## mm_gcd
module mm_gcd (
    clock,
    reset,
    a,
    b,
    c,
    start,
    finished
);
input clock;
input reset;
input [31:0] a;
input [31:0] b;
output [31:0] c;
reg [31:0] c;
input start;
output finished;
reg finished;
reg [31:0] y;
reg [31:0] x;
always @(posedge clock) begin: MM_GCD_RTL
    if (reset == 0) begin
        y <= 0;
        x <= 0;
        finished <= 1;
        c <= 0;
    end
    else begin
        if (start) begin
            finished <= 1'b0;
            x <= a;
            y <= b;
        end
        else begin
            if ((y == 0)) begin
                finished <= 1'b1;
                c <= x;
            end
            else if ((x > y)) begin
                x <= (x - y);
            end
            else begin
                y <= (y - x);
            end
        end
    end
end
endmodule
Size: ~1500 cells after synthesis, roughly 97 flip-flops, about 100 I/O pins.
export LEC_CHECK = 0
export ABC_AREA = 1
export CAP_MARGIN = 20
export CELL_PAD_IN_SITES_GLOBAL_PLACEMENT = 1
export CORE_ASPECT_RATIO = 0.79
export CORE_MARGIN = 3
export CORE_UTILIZATION = 26
export CTS_CLUSTER_SIZE = 30
export GPL_TIMING_DRIVEN = 0
export MAX_ROUTING_LAYER = met4
export MIN_ROUTING_LAYER = met1
export PLACE_DENSITY = 0.61
export SETUP_SLACK_MARGIN = -0.06
export SLEW_MARGIN = 15
export TNS_END_PERCENT = 65
create_clock -name core_clock -period 2.35 [get_ports {clock}]
run.sh (not shown) runs the stock make flow with config.mk's settings and CLKGATE_MAP_FILE=.
The starting point completed and failed the layout checks on setup timing.
Change:
CELL_PAD_IN_SITES_GLOBAL_PLACEMENT = unset   (was 1)
CORE_ASPECT_RATIO = unset   (was 0.79)
CORE_MARGIN = 2   (was 3)
CORE_UTILIZATION = 56   (was 26)
CTS_CLUSTER_SIZE = unset   (was 30)
GPL_TIMING_DRIVEN = unset   (was 0)
MAX_ROUTING_LAYER = unset   (was met4)
MIN_ROUTING_LAYER = unset   (was met1)
PLACE_DENSITY = unset   (was 0.61)
SETUP_SLACK_MARGIN = unset   (was -0.06)
SLEW_MARGIN = 20   (was 15)
TNS_END_PERCENT = unset   (was 65)
clock period = 5.0 ns   (was 2.35 ns; I/O delays follow)
What happened: With this change the flow produced a clean layout. Via count drops by 1.3%. First-iteration DRC count climbs by 18%. Worst setup slack is better by 1800 ps. Global-route usage climbs by 12 points. Final cell count drops by 14%. Die size drops by 54%.
Change:
ABC_AREA = unset   (was 1)
CORE_UTILIZATION = 40   (was 56)
CTS_CLUSTER_DIAMETER = 186   (was unset)
CTS_CLUSTER_SIZE = 100   (was unset)
TNS_END_PERCENT = 10   (was unset)
Setup slack degrades by 440 ps. Die area climbs by 23%. Clock-buffer cell count stays the same. Cell count is lower by 27%. Area after synthesis goes down by 12%.


garnet:
Starting RTL as in the previous note.
export LEC_CHECK = 0
export CAP_MARGIN = 20
export CORE_MARGIN = 2
export CORE_UTILIZATION = 66
export CTS_CLUSTER_DIAMETER = 59
export SETUP_SLACK_MARGIN = -0.2
export SLEW_MARGIN = 20
create_clock -name core_clock -period 2.68 [get_ports {clock}]
garnet had finished all stages when the layout checks came back failing, citing setup timing.
--- input diff garnet..yarrow ---
- CORE_UTILIZATION now 72, was 66
- PLACE_DENSITY_LB_ADDON now 0.0, previously not set
- CTS_CLUSTER_DIAMETER no longer set, was 59
- SETUP_SLACK_MARGIN no longer set, was -0.2
- ABC_AREA now 1, previously not set
- the clock period (ns, I/O delays scaled along) now 1.03, was 2.68
==> comparison <==
Die: yarrow bigger than garnet
Taking garnet as the reference, in yarrow parity-gate share of the synthesized area counting xor and xnor cells fell by 3.2 points; net count of the mapped netlist rose about 45%; fraction of the core area occupied by cells at floorplan went up 7.6 points.
Compare yarrow and garnet | yosys cell count lower: garnet
As for a clean layout from yarrow and garnet, there is none.
[flow] garnet | stages: complete | final checks: fail | reason: setup timing
yarrow: it failed with a tool error in detailed placement (3_5_place_dp), so there are no final results.
Largest family of logic cells by area: AND-OR/OR-AND gates -> garnet, simple AND/OR/NAND/NOR gates -> yarrow
Looking at core outline area, yarrow sits 1.7% higher than garnet does.
For xenon, these inputs were changed with respect to yarrow:
- CORE_UTILIZATION changed from 72 to 57
- PLACE_DENSITY_LB_ADDON removed (was 0.0)
- ABC_AREA removed (was 1)
- the clock period (ns, I/O delays scaled along) changed from 1.03 to 3.8
## What came out
The flow ran to completion for all of yarrow and xenon but yarrow, which stopped partway. Taking yarrow as the reference, in xenon area fraction in and, or, nand and nor cells went down; post-synth area from yosys stat went down; post-synthesis share of cell area spent on xor and xnor gates went up.
Setup changes, xenon to pepper
- setting SETUP_SLACK_MARGIN to -0.24 for the first time
- changing CORE_UTILIZATION from 57 to 70
- changing the clock period (ns, I/O delays scaled along) from 3.8 to 3.42
## What came out
Delta (pepper minus xenon): placed cell count shrank by 2.3%, count of cell instances traversed by the critical path grew by 2, worst setup slack shrank by 280 ps, post-layout period usage of the worst path grew by 7.0 points.
[compare] base=xenon new=pepper: core footprint went down by 18%, met1 global-route usage climbed 7.0 points, clock skew moved down, count of clock-buffer cells in the layout rose by 1.
There was hardly any difference in synthesized chip area reported by yosys between pepper and xenon.
The following lists how sierra was set up differently from pepper:
- CORE_UTILIZATION now 40, was 70
- SETUP_SLACK_MARGIN no longer set, was -0.24
- the clock period (ns, I/O delays scaled along) now 3.8, was 3.42
### Flow results
sierra finished every stage and its layout cleared the timing, DRC and antenna checks.
Number of standard cells in the final layout excluding fillers in sierra is 89 higher than in pepper
sierra vs pepper: layout overhead on the synthesized area up
When the final numbers for pepper and sierra were put side by side, the design area turned out to be smaller in pepper.
[compare] base=pepper new=sierra: overall track demand over capacity in global routing moved down; core utilization decreased by 35 points relative to the old numbers.
Min total via count after detailed routing across pepper and sierra: sierra
pepper -> sierra: worst clock skew flat
